## SIMD
module SIMD(clk,rst,opcode,funct3,funct7,rd_data1,rd_data2,rd_data3,w_add,immed,instrc_add,wr_add,wr_data );
input clk;   
input rst;   
input [6:0] opcode;  
input [2:0] funct3;  
input [6:0] funct7;  
input [15:0] rd_data1;   
input [15:0] rd_data2;   
input [15:0] rd_data3;   
input [4:0] w_add;   
input [11:0] immed;  
output [6:0]instrc_add;
output [4:0] wr_add;     
output [15:0] wr_data;   
wire [1:0]mode;
reg [12:0]op;
wire [3:0]scr_r;
wire scr;
wire [2:0]op_r;
wire [1:0]mac_hl;
wire [15:0]sig_ex;
wire [6:0]n_instrc_add;
wire [1:0]alu_mode;
wire [12:0]alu_op;
wire alu_scr;
wire signed[15:0]source1;
wire [15:0]data2;
wire signed[15:0]source3;
wire [15:0]exsig_data;
wire signed[15:0]source2;
wire signed[7:0]source1_8_1;
wire signed[7:0]source1_8_2;
wire signed[7:0]source2_8_1;
wire signed[7:0]source2_8_2;
wire signed[7:0]source3_8_1;
wire signed[7:0]source3_8_2;
wire signed[3:0]source1_4_1;
wire signed[3:0]source1_4_2;
wire signed[3:0]source1_4_3;
wire signed[3:0]source1_4_4;
wire signed[3:0]source2_4_1;
wire signed[3:0]source2_4_2;
wire signed[3:0]source2_4_3;
wire signed[3:0]source2_4_4;
wire signed[3:0]source3_4_1;
wire signed[3:0]source3_4_2;
wire signed[3:0]source3_4_3;
wire signed[3:0]source3_4_4;
reg [15:0]result_reg;
reg [31:0]mul_reg;
reg[91:0] pip_reg;
reg [6:0] instrc_add;  
assign scr_r=opcode[3:0];
assign op_r=opcode[6:4];
assign mac_hl=funct7[1:0];
always @(posedge clk)
    begin
        if(!rst)
            instrc_add<=0;
        else
            instrc_add<=n_instrc_add;
    end
assign mode=(funct3==3'b001)? 2'b01:
            (funct3==3'b010)? 2'b10:
            (funct3==3'b100)? 2'b11:2'b00;
  ...
Size: roughly 3900 cells after synthesis, roughly 86 flip-flops, about 110 I/O pins, roughly 0.033 mm² of cells after synthesis.
make LEC_CHECK=0 ABC_AREA=0 CAP_MARGIN=10 CELL_PAD_IN_SITES_DETAIL_PLACEMENT=1 CORE_ASPECT_RATIO=1.02 CORE_MARGIN=2 CORE_UTILIZATION=54 CTS_CLUSTER_DIAMETER=324 GPL_ROUTABILITY_DRIVEN=1 GPL_TIMING_DRIVEN=0 PLACE_DENSITY_LB_ADDON=0.04 SLEW_MARGIN=20 TNS_END_PERCENT=60 finish   # period 10.6 ns
run.sh (not shown) runs the stock make flow with config.mk's settings and CLKGATE_MAP_FILE=.
The first run ran to the end with violations: negative setup slack.
==> next run, changes <==
ABC_AREA = 1   (was 0)
CAP_MARGIN = 20   (was 10)
CELL_PAD_IN_SITES_DETAIL_PLACEMENT = unset   (was 1)
CORE_ASPECT_RATIO = unset   (was 1.02)
CORE_UTILIZATION = 66   (was 54)
CTS_CLUSTER_DIAMETER = unset   (was 324)
GPL_ROUTABILITY_DRIVEN = unset   (was 1)
GPL_TIMING_DRIVEN = unset   (was 0)
PLACE_DENSITY_LB_ADDON = unset   (was 0.04)
TNS_END_PERCENT = unset   (was 60)
clock period = 7.1 ns   (was 10.6 ns; I/O delays follow)
Now the flow aborted during 5_1_grt, error GRT-0232.
Die size drops by 14%.
Area after synthesis increases by 5.0%.
Synthesized cell count goes up by 23%.
==> next run, changes <==
ABC_AREA = unset   (was 1)
CORE_UTILIZATION = 32   (was 66)
clock period = 16.0 ns   (was 7.1 ns; I/O delays follow)
=>
- This time the run finished with timing, DRC and antenna clean
- synthesized area decreases by 4.7%
- die area increases by 95%
- synthesized cell count decreases by 19%
==> next run, changes <==
CORE_UTILIZATION = 65   (was 32)
MAX_ROUTING_LAYER = met4   (was unset)
clock period = 9.01 ns   (was 16.0 ns; I/O delays follow)
Outcome:
- With this change the flow produced a layout that fails on negative setup slack
- routed wire length grows by 15%
- power rose by 140%
- global-route usage goes up by 33 points
- synthesized area does not change
- core utilization grows by 46 points
- die size went down by 50%
- register-to-register slack degrades by 7000 ps
- setup slack is worse by 3400 ps
- sequential share of layout area goes down by 0.54 points
- combinational power rose to 2.6 times its value
- final area increases by 13%

SIMD again, from the RTL that the note above started with.
Settings: LEC_CHECK=0, CAP_MARGIN=20, CORE_MARGIN=2, CORE_UTILIZATION=70, CTS_CLUSTER_SIZE=43, SETUP_SLACK_MARGIN=2.13, SLEW_MARGIN=20; clock period 11.0 ns.
The baseline finished but failed the layout checks on max-capacitance violations, max-slew violations.
==> next run, changes <==
Settings changed: CORE_UTILIZATION 70 to 40, CTS_CLUSTER_SIZE 43 to default, SETUP_SLACK_MARGIN 2.13 to default.
Clock period 11.0 ns to 11.3 ns, I/O delays scaled along.
- With this change the flow passed the timing, DRC and antenna checks
- setup slack is worse by 0.58 ns
- global-route usage drops by 26 points
- clock-buffer cell count climbs by 2
- final area drops by a few percent
- worst hold slack is worse by 0.0096 ns
- power drops by a quarter to a third
- cell count climbs by a little under a tenth
- sequential power drops by a few percent
==> next run, changes <==
Settings changed: CORE_UTILIZATION 40 to 58, CTS_CLUSTER_DIAMETER from default to 353, CTS_CLUSTER_SIZE from default to 98.
Clock period 11.3 ns to 16.0 ns, I/O delays scaled along.
Die size came out lower by 31%. Total power came out lower by 29%. Worst setup slack improved by 2.3 ns. Synthesized cell count is unchanged.
==> next run, changes <==
Settings changed: CORE_UTILIZATION 58 to 50, CTS_CLUSTER_DIAMETER 353 to default, CTS_CLUSTER_SIZE 98 to default, TNS_END_PERCENT from default to 5.
Clock period 16.0 ns to 5.68 ns, I/O delays scaled along.
This time the run reached the layout checks and failed them: negative setup slack.
Count of clock-buffer cells in the layout does not change.
Synthesized area does not change.
Setup slack loses 5.7 ns.
Design area goes up by a quarter to a third.
Hold slack got worse by 0.0055 ns.
Routed wire length rises by a few percent.
Total power went up to 3.7 times its value.
Cell count rose by about a fifth.
Synthesized cell count stays the same.
Critical path depth increases by 4.
First-iteration DRC count decreases by about a fifth.
==> next run, changes <==
Settings changed: CORE_UTILIZATION 50 to 36, TNS_END_PERCENT 5 to default.
Clock period 5.68 ns to 12.4 ns, I/O delays scaled along.
What happened: This time the run finished clean; synthesized cell count stays the same; final cell count goes down by about 10%; combinational power shrinks by about 70%; sequential power went down by about 54%; final area goes down by about 17%; critical path depth is unchanged; hold slack barely changes.

## north
SIMD again, from the RTL that the note above started with.
export LEC_CHECK = 0
export CAP_MARGIN = 20
export CORE_MARGIN = 2
export CORE_UTILIZATION = 58
export CTS_CLUSTER_DIAMETER = 353
export CTS_CLUSTER_SIZE = 98
export PLACE_DENSITY = 0.37
export SETUP_SLACK_MARGIN = 4.81
export SLEW_MARGIN = 20
export TNS_END_PERCENT = 15
create_clock -name core_clock -period 16.0 [get_ports {clk}]
--- input diff north..south ---
# north
export LEC_CHECK = 0
export CAP_MARGIN = 20
export CORE_MARGIN = 2
export CORE_UTILIZATION = 58
export CTS_CLUSTER_DIAMETER = 353
export CTS_CLUSTER_SIZE = 98
export PLACE_DENSITY = 0.37
export SETUP_SLACK_MARGIN = 4.81
export SLEW_MARGIN = 20
export TNS_END_PERCENT = 15
create_clock -name core_clock -period 16.0 [get_ports {clk}]
# south
export LEC_CHECK = 0
export CAP_MARGIN = 20
export CORE_MARGIN = 2
export CORE_UTILIZATION = 20
export SLEW_MARGIN = 20
create_clock -name core_clock -period 10.6 [get_ports {clk}]
Findings:
Sort south and north by average detailed-routed wire length per instance asc -> top: south. Synthesis-to-layout area growth in south is 4.4 points higher than in north. Taking north as the reference, in south hold slack rose by 0.0050 ns; initial antenna violation count increased by 3 relative to the old numbers; pre-placement core utilization saw a decrease. Compared with north, south shows non-clock buffer count higher by 38. Taking north as the reference point, the final cell area excluding filler cells of south rises by 4.0%. Tap cell instance count delta for south relative to north: 1433 higher.
Modified inputs, east compared to south
# south
export LEC_CHECK = 0
export CAP_MARGIN = 20
export CORE_MARGIN = 2
export CORE_UTILIZATION = 20
export SLEW_MARGIN = 20
create_clock -name core_clock -period 10.6 [get_ports {clk}]
# east
export LEC_CHECK = 0
export ABC_AREA = 0
export CAP_MARGIN = 10
export CORE_ASPECT_RATIO = 1.47
export CORE_MARGIN = 2
export CORE_UTILIZATION = 54
export CTS_CLUSTER_DIAMETER = 240
export GPL_ROUTABILITY_DRIVEN = 1
export GPL_TIMING_DRIVEN = 0
export PLACE_DENSITY_LB_ADDON = 0.04
export SLEW_MARGIN = 20
export TNS_END_PERCENT = 60
create_clock -name core_clock -period 10.6 [get_ports {clk}]
==> results <==
There was hardly any difference in power drawn by the sequential cells between east and south.
Between south and east, portion of the clock cycle consumed by the worst path in the final layout increased.
Looking at maximum vdd drop across both flows, east is the weaker of the two, with south ahead.
The final report for east shows a completed flow and a layout that fails verification, specifically negative setup slack.
Synthesized cell count: east vs south identical
Maximum frequency on east is behind south.

## build 32
The RTL this note starts from:
==> flow/design.v <==
`timescale 1ns/1ps
module SIMD(clk,rst,opcode,funct3,funct7,rd_data1,rd_data2,rd_data3,w_add,immed,instrc_add,wr_add,wr_data );
input clk;   
input rst;   
input [6:0] opcode;  
input [2:0] funct3;  
input [6:0] funct7;  
input [15:0] rd_data1;   
input [15:0] rd_data2;   
input [15:0] rd_data3;   
input [4:0] w_add;   
input [11:0] immed;  
output [6:0]instrc_add;
output [4:0] wr_add;     
output [15:0] wr_data;   
wire [1:0]mode;
reg [12:0]op;
wire [3:0]scr_r;
wire scr;
wire [2:0]op_r;
wire [1:0]mac_hl;
wire [15:0]sig_ex;
wire [6:0]n_instrc_add;
wire [1:0]alu_mode;
wire [12:0]alu_op;
wire alu_scr;
wire signed[15:0]source1;
wire [15:0]data2;
wire signed[15:0]source3;
wire [15:0]exsig_data;
wire signed[15:0]source2;
wire signed[7:0]source1_8_1;
wire signed[7:0]source1_8_2;
wire signed[7:0]source2_8_1;
wire signed[7:0]source2_8_2;
wire signed[7:0]source3_8_1;
wire signed[7:0]source3_8_2;
wire signed[3:0]source1_4_1;
wire signed[3:0]source1_4_2;
wire signed[3:0]source1_4_3;
wire signed[3:0]source1_4_4;
wire signed[3:0]source2_4_1;
wire signed[3:0]source2_4_2;
wire signed[3:0]source2_4_3;
wire signed[3:0]source2_4_4;
wire signed[3:0]source3_4_1;
wire signed[3:0]source3_4_2;
wire signed[3:0]source3_4_3;
wire signed[3:0]source3_4_4;
reg [15:0]result_reg;
reg [31:0]mul_reg;
reg[91:0] pip_reg;
reg [6:0] instrc_add;  
assign scr_r=opcode[3:0];
assign op_r=opcode[6:4];
assign mac_hl=funct7[1:0];
always @(posedge clk)
    begin
        if(!rst)
            instrc_add<=0;
        else
            instrc_add<=n_instrc_add;
    end
assign mode=(funct3==3'b001)? 2'b01:
            (funct3==3'b010)? 2'b10:
            (funct3==3'b100)? 2'b11:2'b00;
assign scr=(scr_r==4'b0011)? 1:0;
always @ (opcode or funct7 or mac_hl)
    begin
        case (opcode)
            7'b0111011:begin
                            case(funct7)
                                7'b0000000: op=13'b0000_0000_0000_1;  
                                7'b0100000: op=13'b0000_0000_0001_0;  
                                7'b1000001: op=13'b0000_0000_0010_0;  
                                7'b1000010: op=13'b0000_0000_0100_0;  
                                7'b0001000: op=13'b0000_0000_1000_0;  
                                7'b0010000: op=13'b0000_0001_0000_0;  
                                7'b0011000: op=13'b0000_0010_0000_0;  
                                7'b0110000: op=13'b0000_0100_0000_0;  
                                default:op=13'b0000_0000_0000_0;  
                            endcase
                        end
             7'b1001011:begin
                            case(mac_hl)
                                2'b01:op=13'b0000_1000_0000_0;  
                                2'b10:op=13'b0001_0000_0000_0;  
                                default:op=13'b0000_0000_0000_0;  
                            endcase
                        end
             7'b0100011:op=13'b0010_0000_0000_0;  
             7'b1100011:op=13'b0100_0000_0000_0;  
             7'b1010011:op=13'b1000_0000_0000_0;  
             default:op=13'b0000_0000_0000_0;  
        endcase                                   
    end
assign sig_ex={{4{immed[10]}},immed};
assign n_instrc_add=instrc_add+3'b100;
always @(posedge clk)
    begin
        if(!rst)
            pip_reg <=0;
        else
            begin
                pip_reg[1:0]<=mode;  
                pip_reg[14:2]<=op;  
                pip_reg[15]<=scr;  
                pip_reg[31:16]<= rd_data1;  
                pip_reg[47:32]<= rd_data2;  
                pip_reg[63:48]<= rd_data3;  
                pip_reg[68:64]<= w_add;  
                pip_reg[91:76]<= sig_ex; 
            end 
    end
assign alu_mode=pip_reg[1:0];
assign alu_op=pip_reg[14:2];
assign alu_scr=pip_reg[15];
assign source1=pip_reg[31:16];
assign data2=pip_reg[47:32];
assign source3=pip_reg[63:48];
assign wr_add=pip_reg[68:64];
assign exsig_data=pip_reg[91:76];
assign source2=(alu_scr==1'b0)? data2:exsig_data;
assign source1_8_1=source1[7:0];
assign source1_8_2=source1[15:8];
assign source2_8_1=source2[7:0];
assign source2_8_2=source2[15:8];
assign source3_8_1=source3[7:0];
assign source3_8_2=source3[15:8];
assign source1_4_1=source1[3:0];
assign source1_4_2=source1[7:4];
assign source1_4_3=source1[11:8];
assign source1_4_4=source1[15:12];
assign source2_4_1=source2[3:0];
assign source2_4_2=source2[7:4];
assign source2_4_3=source2[11:8];
assign source2_4_4=source2[15:12];
assign source3_4_1=source3[3:0];
assign source3_4_2=source3[7:4];
assign source3_4_3=source3[11:8];
assign source3_4_4=source3[15:12];
always @(alu_op or alu_mode or source1 or source2 or source3 or source1_8_1 or source1_8_2 or 
         source2_8_1 or source2_8_2 or source3_8_1 or source3_8_2 or source1_4_1 or source1_4_2 or
         source1_4_3 or source1_4_4 or source2_4_1 or source2_4_2 or source2_4_3 or source2_4_4 or
         source3_4_1 or source3_4_2 or source3_4_3 or source3_4_3 or source3_4_4)
    begin
        mul_reg=0;
        result_reg=0;
        case(alu_op)
           13'b0000_0000_0000_1:begin
                                    case(alu_mode)
                                        2'b01:result_reg=source1+source2;  
                                        2'b10:result_reg={source1_8_2+source2_8_2,source1_8_1+source2_8_1};  
                                        2'b11:result_reg={source1_4_4+source2_4_4,source1_4_3+source2_4_3,source1_4_2+source2_4_2,source1_4_1+source2_4_1};  
                                        default:result_reg=0;
                                    endcase
                                end
           13'b0000_0000_0001_0:begin
                                    case(alu_mode)
                                        2'b01:result_reg=source1-source2;  
                                        2'b10:result_reg={source1_8_2-source2_8_2,source1_8_1-source2_8_1};  
                                        2'b11:result_reg={source1_4_4-source2_4_4,source1_4_3-source2_4_3,source1_4_2-source2_4_2,source1_4_1-source2_4_1};  
                                        default:result_reg=0;                       
                                    endcase
                                end
           13'b0000_0000_0010_0:begin
                                    case(alu_mode)
                                        2'b01:begin
                                                mul_reg=source1*source2;  
                                                result_reg=mul_reg[15:0];  
                                              end
                                        2'b10:begin
                                                mul_reg[15:0]=source1_8_1*source2_8_1;  
                                                mul_reg[31:16]=source1_8_2*source2_8_2;
                                                result_reg={mul_reg[23:16],mul_reg[7:0]}; 
                                              end
                                        2'b11:begin
                                                mul_reg[7:0]=source1_4_1*source2_4_1;  
                                                mul_reg[15:8]=source1_4_2*source2_4_2;
                                                mul_reg[23:16]=source1_4_3*source2_4_3;
                                                mul_reg[31:24]=source1_4_4*source2_4_4;
                                                result_reg={mul_reg[27:24],mul_reg[19:16],mul_reg[11:8],mul_reg[3:0]}; 
                                              end
                                        default:begin
                                                    result_reg=0;
                                                    mul_reg=0;
                                                end
                                    endcase
                                end
           13'b0000_0000_0100_0:begin
                                    case(alu_mode)
                                        2'b01:begin 
                                                mul_reg=source1*source2;  
                                                result_reg=mul_reg[31:16];  
                                              end
                                        2'b10:begin
                                                mul_reg[15:0]=source1_8_1*source2_8_1;  
                                                mul_reg[31:16]=source1_8_2*source2_8_2;
                                                result_reg={mul_reg[31:24],mul_reg[15:8]}; 
                                              end
                                        2'b11:begin
                                                mul_reg[7:0]=source1_4_1*source2_4_1;  
                                                mul_reg[15:8]=source1_4_2*source2_4_2;
                                                mul_reg[23:16]=source1_4_3*source2_4_3;
                                                mul_reg[31:24]=source1_4_4*source2_4_4;
                                                result_reg={mul_reg[31:28],mul_reg[23:20],mul_reg[15:12],mul_reg[7:4]}; 
                                              end
                                        default:begin
                                                    result_reg=0;
                                                    mul_reg=0;
                                                end
                                    endcase
                                end
           13'b0000_0000_1000_0:result_reg=source1&source2;  
           13'b0000_0001_0000_0:result_reg=source1|source2;  
           13'b0000_0010_0000_0:result_reg=source1^source2;  
           13'b0000_0100_0000_0:result_reg=~source1;  
           13'b0000_1000_0000_0:begin
                                    case(alu_mode)
                                        2'b01:begin
                                                mul_reg=source1*source2+{{16{1'b0}},source3};  
                                                result_reg=mul_reg[15:0];  
                                              end
                                        2'b10:begin
                                                mul_reg[15:0]=source1_8_1*source2_8_1+{{8{1'b0}},source3_8_1};  
                                                mul_reg[31:16]=source1_8_2*source2_8_2+{{8{1'b0}},source3_8_2};
                                                result_reg={mul_reg[23:16],mul_reg[7:0]}; 
                                              end
                                        2'b11:begin
                                                mul_reg[7:0]=source1_4_1*source2_4_1+{{4{1'b0}},source3_4_1};  
                                                mul_reg[15:8]=source1_4_2*source2_4_2+{{4{1'b0}},source3_4_2};
                                                mul_reg[23:16]=source1_4_3*source2_4_3+{{4{1'b0}},source3_4_3};
                                                mul_reg[31:24]=source1_4_4*source2_4_4+{{4{1'b0}},source3_4_4};
                                                result_reg={mul_reg[27:24],mul_reg[19:16],mul_reg[11:8],mul_reg[3:0]}; 
                                              end
                                        default:begin
                                                    result_reg=0;
                                                    mul_reg=0;
                                                end
                                    endcase
                                end
           13'b0001_0000_0000_0:begin
                                    case(alu_mode)
                                        2'b01:begin
                                                mul_reg=source1*source2+{{16{1'b0}},source3};  
                                                result_reg=mul_reg[31:16];  
                                              end
                                        2'b10:begin
                                                mul_reg[15:0]=source1_8_1*source2_8_1+{{8{1'b0}},source3_8_1};  
                                                mul_reg[31:16]=source1_8_2*source2_8_2+{{8{1'b0}},source3_8_2};
                                                result_reg={mul_reg[31:24],mul_reg[15:8]}; 
                                              end
                                        2'b11:begin
                                                mul_reg[7:0]=source1_4_1*source2_4_1+{{4{1'b0}},source3_4_1};  
                                                mul_reg[15:8]=source1_4_2*source2_4_2+{{4{1'b0}},source3_4_2};
                                                mul_reg[23:16]=source1_4_3*source2_4_3+{{4{1'b0}},source3_4_3};
                                                mul_reg[31:24]=source1_4_4*source2_4_4+{{4{1'b0}},source3_4_4};
                                                result_reg={mul_reg[31:28],mul_reg[23:20],mul_reg[15:12],mul_reg[7:4]}; 
                                              end
                                        default:begin
                                                    result_reg=0;
                                                    mul_reg=0;
                                                end                                    
                                    endcase
                                end
           13'b0010_0000_0000_0:result_reg=(source1<<source2);  
           13'b0100_0000_0000_0:result_reg=(source1>>source2);  
           13'b1000_0000_0000_0:result_reg=(source1<<<source2);  
           default:result_reg=0;
        endcase
    end
assign wr_data=result_reg;
endmodule
==> flow/config.mk <==
export PLATFORM = sky130hd
export DESIGN_NAME = SIMD
export DESIGN_NICKNAME = SIMD
export VERILOG_FILES = /design/flow/design.v
export SDC_FILE = /design/flow/constraint.sdc
export NUM_CORES = 4
export LEC_CHECK = 0
export ABC_AREA = 1
export CAP_MARGIN = 35
export CELL_PAD_IN_SITES_DETAIL_PLACEMENT = 2
export CORE_MARGIN = 10
export CORE_UTILIZATION = 72
export CTS_CLUSTER_DIAMETER = 116
export HOLD_SLACK_MARGIN = 0.19
export MAX_ROUTING_LAYER = met4
export MIN_ROUTING_LAYER = met2
export SETUP_SLACK_MARGIN = -0.69
export SLEW_MARGIN = 20
export TNS_END_PERCENT = 20
==> flow/constraint.sdc <==
create_clock -name core_clock -period 7.26 [get_ports {clk}]
set_input_delay 1.4520 -clock core_clock [delete_from_list [all_inputs] [get_ports {clk}]]
set_output_delay 1.4520 -clock core_clock [all_outputs]
set_load 0.01 [all_outputs]
Stage in which a tool error killed build 32: detailed placement.
Input changes introduced in build 28 (baseline for comparison: build 32):
Settings: CELL_PAD_IN_SITES_DETAIL_PLACEMENT: 2 -> unset; CTS_CLUSTER_DIAMETER: 116 -> unset; HOLD_SLACK_MARGIN: 0.19 -> unset; MIN_ROUTING_LAYER: met2 -> unset; ABC_AREA: 1 -> unset; TNS_END_PERCENT: 20 -> unset; SETUP_SLACK_MARGIN: -0.69 -> unset; PLACE_DENSITY_LB_ADDON: unset -> 0.25; CAP_MARGIN: 35 -> 20; CORE_UTILIZATION: 72 -> 70; CORE_MARGIN: 10 -> 2; the clock period (ns, I/O delays scaled along): 7.26 -> 9.01.
--- outcome ---
Max height of the chip across build 28 and build 32: build 32
Synthesized cell count (lower): build 28
Sort build 28 and build 32 by fraction of the mapped netlist area in adder cells desc -> top: build 28
The flow ended early for build 28: it failed with a tool error in global routing.
Parity-gate share of the synthesized area counting xor and xnor cells, build 28 and build 32, lower one = build 32.
Chip area from the yosys synthesis statistics: build 28 and build 32 compared, lower one is build 28
Distinct cell type count of the synthesized netlist in build 28 vs build 32: up 24
--- input diff build 28..build 85 ---
Settings: a deleted PLACE_DENSITY_LB_ADDON that had been 0.25; a change of SLEW_MARGIN from 20 to 30; a change of CORE_UTILIZATION from 70 to 65; a change of the clock period (ns, I/O delays scaled along) from 9.01 to 8.77.
Findings:
Compared with build 28, build 85 shows die span in y that has gone up by a few percent. Number of placement rows grows by a few percent when moving from build 28 to build 85. [build 85 vs build 28] starting density of the core: lower in build 85. The total placed cells including tap cells of build 85 exceeds that of build 28 by about 3%. Build 28 -> build 85: number of buffer cells added on primary ports delta 0, exact match. Between build 28 and build 85, the post-cts sizing count is higher for build 28. Xor and xnor area share after synthesis: build 28 vs build 85 identical. Diff build 28 and build 85: final RePlAce weighted congestion higher in build 85. Build 85: complete, dirty (setup timing). From build 85 to build 28, area fraction in compound gates after synthesis did not move at all. Comparing build 28 and build 85, the higher placed standard-cell area was measured on build 85. Comparing build 28 and build 85, the higher chip footprint was measured on build 85.
Power is estimated from default activity; no workload was simulated.
